Setup of build 40:
// adpll_ctr
module adpll_ctr
   (
    input                     rst,
    input                     clk,
    input                     valid,
    input [5-1:0] address,
    input [26-1:0] wdata,
    input                     wstrb,
    output [1:0]              rdata,
    output reg                ready,
    input                     data_mod,  
    output                    dco_pd,
    output reg [1:0]          dco_osc_gain,
    output [4:0]              dco_c_l_rall,
    output [4:0]              dco_c_l_row,
    output [4:0]              dco_c_l_col,
    output [15:0]             dco_c_m_rall,
    output [15:0]             dco_c_m_row,
    output [15:0]             dco_c_m_col,
    output [15:0]             dco_c_s_rall,
    output [15:0]             dco_c_s_row,
    output [15:0]             dco_c_s_col,
    output                    tdc_pd,
    output                    tdc_pd_inj,
    output reg [2:0]          tdc_ctr_freq,
    input [6:0]               tdc_ripple_count,
    input [15:0]              tdc_phase
    );
==> flow/config.mk <==
export PLATFORM = sky130hd
export DESIGN_NAME = adpll_ctr
export DESIGN_NICKNAME = adpll_ctr
export VERILOG_FILES = /design/flow/design.v
export SDC_FILE = /design/flow/constraint.sdc
export NUM_CORES = 4
export LEC_CHECK = 0
export CAP_MARGIN = 20
export CORE_MARGIN = 2
export CORE_UTILIZATION = 65
export MAX_ROUTING_LAYER = met4
export SLEW_MARGIN = 20
export TNS_END_PERCENT = 5
==> flow/constraint.sdc <==
create_clock -name core_clock -period 32.3 [get_ports {clk}]
set_input_delay 6.4600 -clock core_clock [delete_from_list [all_inputs] [get_ports {clk}]]
set_output_delay 6.4600 -clock core_clock [all_outputs]
set_load 0.01 [all_outputs]
run.sh (not shown) runs the stock make flow with config.mk's settings and CLKGATE_MAP_FILE=.
From the logs: build 40 reached the end of the flow and failed the layout checks with negative setup slack.
Input changes introduced in build 48 (baseline for comparison: build 40):
# build 40
export LEC_CHECK = 0
export CAP_MARGIN = 20
export CORE_MARGIN = 2
export CORE_UTILIZATION = 65
export MAX_ROUTING_LAYER = met4
export SLEW_MARGIN = 20
export TNS_END_PERCENT = 5
create_clock -name core_clock -period 32.3 [get_ports {clk}]
# build 48
export LEC_CHECK = 0
export CAP_MARGIN = 20
export CORE_MARGIN = 2
export CORE_UTILIZATION = 67
export HOLD_SLACK_MARGIN = -0.09
export MAX_ROUTING_LAYER = met4
export PLACE_DENSITY = 0.6
export SLEW_MARGIN = 20
export TNS_END_PERCENT = 5
create_clock -name core_clock -period 31.1 [get_ports {clk}]
==> results <==
- Build 48 did not finish: a tool error stopped it during global routing.
- Chip area estimate from yosys synthesis essentially unchanged between build 48 and build 40.
- Netlist area before placement: build 40 vs build 48 identical
- Build 40 has a higher area of the die than build 48.
- Where placeable core region is concerned, build 40 is outperformed by build 48.
- Diff build 40 -> build 48 | width of the die | down slightly
- Measured against each other, build 48 and build 40 differ in number of cells upsized or downsized after cts, the lower figure coming from build 40.
Input-level comparison between build 67 and build 48:
# build 48
export LEC_CHECK = 0
export CAP_MARGIN = 20
export CORE_MARGIN = 2
export CORE_UTILIZATION = 67
export HOLD_SLACK_MARGIN = -0.09
export MAX_ROUTING_LAYER = met4
export PLACE_DENSITY = 0.6
export SLEW_MARGIN = 20
export TNS_END_PERCENT = 5
create_clock -name core_clock -period 31.1 [get_ports {clk}]
# build 67
export LEC_CHECK = 0
export CAP_MARGIN = 20
export CORE_MARGIN = 2
export CORE_UTILIZATION = 40
export PLACE_DENSITY = 0.6
export SLEW_MARGIN = 20
create_clock -name core_clock -period 40.0 [get_ports {clk}]
Findings:
- The flow ran to completion for all of build 48 and build 67 but build 48, which stopped partway.
- Build 48 did not finish: a tool error stopped it during global routing.
- Build 67 vs build 48, area after detailed placement went down by 11%.
- Delta (build 67 minus build 48): synthesized area comparable, number of port buffers comparable.
- From build 48 to build 67, tally of unique sky130hd cells used after synthesis did not move at all.
- Summary of the comparison: number of buffers added by the clock tree synthesis step is higher in build 67, relative to build 48.
- The proportion of register bits with asynchronous set or reset after synthesis of build 67 and that of build 48 are within noise of each other.
- The run showing the greater routability congestion estimate from global placement is build 48.
- On build 67: die area is 47000 µm² higher than what build 48 gave.
- Synthesized cell count across build 67 and build 48: no real change.
- Sort build 67 and build 48 by number of instances resized during post-cts repair asc -> top: build 67
- Build 67 ends up with lower cell count after placement than build 48 does.
The inputs of build 10 differ from those of build 67 as listed below.
# build 67
export LEC_CHECK = 0
export CAP_MARGIN = 20
export CORE_MARGIN = 2
export CORE_UTILIZATION = 40
export PLACE_DENSITY = 0.6
export SLEW_MARGIN = 20
create_clock -name core_clock -period 40.0 [get_ports {clk}]
# build 10
export LEC_CHECK = 0
export CAP_MARGIN = 20
export CORE_MARGIN = 2
export CORE_UTILIZATION = 35
export PLACE_DENSITY = 0.6
export SLEW_MARGIN = 20
create_clock -name core_clock -period 39.3 [get_ports {clk}]
Findings:
Summary of build 10 over build 67: die area shows an increase of 14%, post-cts repair resize count shows a reduction of 4.
Build 10 ended up with a higher area overhead of the layout relative to synthesis than build 67 did.
Delta (build 10 minus build 67): share of the clock period used by the worst path after layout saw a decrease, final cell count saw an increase, worst setup skew after layout saw a decrease.

========
adpll_ctr again, from the RTL that the note above started with.
Design adpll_ctr, start of the top module:
module adpll_ctr
   (
    input                     rst,
    input                     clk,
    input                     valid,
    input [5-1:0] address,
    input [26-1:0] wdata,
    input                     wstrb,
    output [1:0]              rdata,
    output reg                ready,
    input                     data_mod,  
    output                    dco_pd,
    output reg [1:0]          dco_osc_gain,
    output [4:0]              dco_c_l_rall,
    output [4:0]              dco_c_l_row,
    output [4:0]              dco_c_l_col,
    output [15:0]             dco_c_m_rall,
    output [15:0]             dco_c_m_row,
    output [15:0]             dco_c_m_col,
    output [15:0]             dco_c_s_rall,
    output [15:0]             dco_c_s_row,
    output [15:0]             dco_c_s_col,
    output                    tdc_pd,
    output                    tdc_pd_inj,
    output reg [2:0]          tdc_ctr_freq,
    input [6:0]               tdc_ripple_count,
    input [15:0]              tdc_phase
    );
   always @(posedge clk, posedge rst) begin
     if (rst)
       ready <= 1'b0;
     else
       ready <= valid;
   end
   reg                        rst_soft;
   reg [26-1:0]            FCW;
   reg [1:0]                  adpll_mode;
   reg                        en;
   reg [3:0]                  alpha_l;
   reg [3:0]                  alpha_m;
   reg [3:0]                  alpha_s_rx;
   reg [3:0]                  alpha_s_tx;
   reg [3:0]                  beta;
   reg [2:0]                  lambda_rx;
   reg [2:0]                  lambda_tx;
   reg [1:0]                  iir_n_rx;
   reg [1:0]                  iir_n_tx;
   reg [4:0]                  FCW_mod;
   reg signed [4:0]           dco_c_l_word_test;
   reg signed [7:0]           dco_c_m_word_test;
   reg signed [7:0]           dco_c_s_word_test;
   reg                        dco_pd_test;
   reg                        tdc_pd_test;
   reg                        tdc_pd_inj_test;
   wire                       rst_int;
   assign rst_int = rst | rst_soft;
   wire                       channel_lock;
  ...
Settings: LEC_CHECK=0, CAP_MARGIN=20, CELL_PAD_IN_SITES_GLOBAL_PLACEMENT=0, CORE_MARGIN=2, CORE_UTILIZATION=56, GPL_ROUTABILITY_DRIVEN=1, GPL_TIMING_DRIVEN=0, PLACE_DENSITY=0.37, SETUP_SLACK_MARGIN=-2.0, SLEW_MARGIN=30, TNS_END_PERCENT=55; clock period 34.9 ns.
The first run ran to the end with violations: setup timing.
==> next run, changes <==
- CELL_PAD_IN_SITES_GLOBAL_PLACEMENT: 0 -> unset
- CORE_UTILIZATION: 56 -> 58
- GPL_ROUTABILITY_DRIVEN: 1 -> unset
- GPL_TIMING_DRIVEN: 0 -> unset
- PLACE_DENSITY: 0.37 -> unset
- SETUP_SLACK_MARGIN: -2.0 -> unset
- SLEW_MARGIN: 30 -> 20
- TNS_END_PERCENT: 55 -> unset
- clock period: 34.9 -> 21.8 ns (I/O delays scaled with it)
This time the run stopped in 5_1_grt, error ODB-0269.
Die area came out lower by 3.4%.
Synthesized cell count stays the same.
Synthesized area does not change.
==> next run, changes <==
- CORE_UTILIZATION: 58 -> 70
- SETUP_SLACK_MARGIN: unset -> 3.12
- clock period: 21.8 -> 12.9 ns (I/O delays scaled with it)
After rerunning: Now the flow stopped in 4_1_cts (DPL-0038); die size goes down by 17%; synthesized cell count does not change; area after synthesis stays the same.
==> next run, changes <==
- CORE_UTILIZATION: 70 -> 72
- CTS_CLUSTER_SIZE: unset -> 15
- clock period: 12.9 -> 12.1 ns (I/O delays scaled with it)
The changed run ended with an error in 3_5_place_dp.
Synthesized area does not change.
Die size fell by 2.7%.
Synthesized cell count is unchanged.

========
== v7 ==
Starting RTL as in the previous note.
## adpll_ctr
module adpll_ctr
   (
    input                     rst,
    input                     clk,
    input                     valid,
    input [5-1:0] address,
    input [26-1:0] wdata,
    input                     wstrb,
    output [1:0]              rdata,
    output reg                ready,
    input                     data_mod,  
    output                    dco_pd,
    output reg [1:0]          dco_osc_gain,
    output [4:0]              dco_c_l_rall,
    output [4:0]              dco_c_l_row,
    output [4:0]              dco_c_l_col,
    output [15:0]             dco_c_m_rall,
    output [15:0]             dco_c_m_row,
    output [15:0]             dco_c_m_col,
    output [15:0]             dco_c_s_rall,
    output [15:0]             dco_c_s_row,
    output [15:0]             dco_c_s_col,
    output                    tdc_pd,
    output                    tdc_pd_inj,
    output reg [2:0]          tdc_ctr_freq,
    input [6:0]               tdc_ripple_count,
    input [15:0]              tdc_phase
    );
   always @(posedge clk, posedge rst) begin
     if (rst)
       ready <= 1'b0;
     else
       ready <= valid;
   end
   reg                        rst_soft;
   reg [26-1:0]            FCW;
   reg [1:0]                  adpll_mode;
   reg                        en;
   reg [3:0]                  alpha_l;
   reg [3:0]                  alpha_m;
   reg [3:0]                  alpha_s_rx;
   reg [3:0]                  alpha_s_tx;
   reg [3:0]                  beta;
   reg [2:0]                  lambda_rx;
   reg [2:0]                  lambda_tx;
   reg [1:0]                  iir_n_rx;
   reg [1:0]                  iir_n_tx;
   reg [4:0]                  FCW_mod;
   reg signed [4:0]           dco_c_l_word_test;
   reg signed [7:0]           dco_c_m_word_test;
   reg signed [7:0]           dco_c_s_word_test;
   reg                        dco_pd_test;
   reg                        tdc_pd_test;
   reg                        tdc_pd_inj_test;
   wire                       rst_int;
   assign rst_int = rst | rst_soft;
   wire                       channel_lock;
   wire                       channel_sat;
   assign rdata = (address == (5'd0))? {{1'b0}, channel_lock}:
                  (address == (5'd23))? {{1'b0}, channel_sat}:
                  {2'b11};
   always @ (posedge clk, posedge rst) begin
     if (rst) begin
  ...
==> flow/config.mk <==
export PLATFORM = sky130hd
export DESIGN_NAME = adpll_ctr
export DESIGN_NICKNAME = adpll_ctr
export VERILOG_FILES = /design/flow/design.v
export SDC_FILE = /design/flow/constraint.sdc
export NUM_CORES = 4
export LEC_CHECK = 0
export CAP_MARGIN = 20
export CORE_MARGIN = 2
export CORE_UTILIZATION = 72
export CTS_CLUSTER_DIAMETER = 41
export CTS_CLUSTER_SIZE = 15
export PLACE_DENSITY = 0.38
export SETUP_SLACK_MARGIN = 3.47
export SLEW_MARGIN = 20
==> flow/constraint.sdc <==
create_clock -name core_clock -period 12.1 [get_ports {clk}]
set_input_delay 2.4200 -clock core_clock [delete_from_list [all_inputs] [get_ports {clk}]]
set_output_delay 2.4200 -clock core_clock [all_outputs]
set_load 0.01 [all_outputs]
v7 is listed as incomplete: the tool reported an error in detailed placement (3_5_place_dp) and the run ended there.
Modified inputs, v29 compared to v7
Settings: a change of CTS_CLUSTER_DIAMETER from 41 to 350; a deleted PLACE_DENSITY that had been 0.38; a change of SETUP_SLACK_MARGIN from 3.47 to 3.51; an added PLACE_DENSITY_LB_ADDON of 0.14.
v7 got as far as detailed placement (3_5_place_dp), where a tool error ended the run. Stage in which a tool error killed v29: clock tree synthesis (4_1_cts). v29 and v7 ended up with roughly the same yosys cell count. v7 -> v29: area of the mapped netlist delta 0, exact match. Diff v29..v7 | full die area | unchanged. Relative to v7, weighted congestion at the end of routability-driven global placement decreased by about 0.34% in v29. From v29 to v7, post-synthesis share of cell area spent on xor and xnor gates did not move at all.
What v16 does differently from v29 at the input level:
Settings: changing SETUP_SLACK_MARGIN from 3.51 to 3.12; removing PLACE_DENSITY_LB_ADDON (formerly 0.14); setting PLACE_DENSITY to 0.38 for the first time; changing CTS_CLUSTER_DIAMETER from 350 to 41.
## What came out
- In the summary table, v16 is marked failed, with error DPL-0033 raised in detailed placement (3_5_place_dp).
- From v16 to v29, area figure in the yosys stat output did not move at all.
- Proportion of synthesized area in mux cells of v16 is on par with v29.
- Row count across v16 and v29: no real change.
- Looking at v16 and v29, the number of synthesized flops with an enable pin is a wash.
- Final weighted congestion in routability-driven placement for v16 is higher than for v29.
- Fraction of registers with async set or reset after synthesis came out exactly the same in v16 and v29.
- Re mapped cell area: no difference whatsoever between v16 and v29.
- Comparing v16 against v29, there is no change at all in tally of buffers added on design ports.
- As far as die area goes, v16 and v29 are indistinguishable; the numbers are identical.
Edits applied to the flow inputs when going from v16 to v47:
Settings: a change of CORE_UTILIZATION from 72 to 58; a deleted CTS_CLUSTER_SIZE that had been 15; a change of PLACE_DENSITY from 0.38 to 0.6; an added TNS_END_PERCENT of 5; a deleted CTS_CLUSTER_DIAMETER that had been 41; a deleted SETUP_SLACK_MARGIN that had been 3.12; a change of the clock period (ns, I/O delays scaled along) from 12.1 to 31.1.
- In v47 the implementation completed, yet the final layout does not meet the checks, the culprit being setup timing.
- ~same cell count in the Yosys report in v47 and v16
- Synthesis area per yosys: v47 vs v16 — no meaningful difference
- Between v16 and v47, total number of placement rows increased.
- Re adder and majority cell fraction of the synthesized area: no difference whatsoever between v16 and v47.
- When v47 is set beside v16, its placer congestion estimate turns out to be 11% smaller.
The inputs of v36 differ from those of v47 as listed below.
Settings: CORE_UTILIZATION: 58 -> 65; PLACE_DENSITY: 0.6 -> unset; the clock period (ns, I/O delays scaled along): 31.1 -> 27.4.
==> comparison <==
The log for v36 ends in global routing (5_1_grt) with error GRT-0232, so the run never completed. Number of cell instances after yosys synthesis came out exactly the same in v47 and v36. Diff v47 and v36: placed standard-cell area higher in v36. Comparing v36 against v47, there is no change at all in gate count of the mapped netlist. v36 ended up with a lower number of buffers added by the clock tree synthesis step than v47 did. Comparing v47 and v36, the lower area of the core region is on v36. Chip area from the yosys synthesis statistics: v47 vs v36 identical.
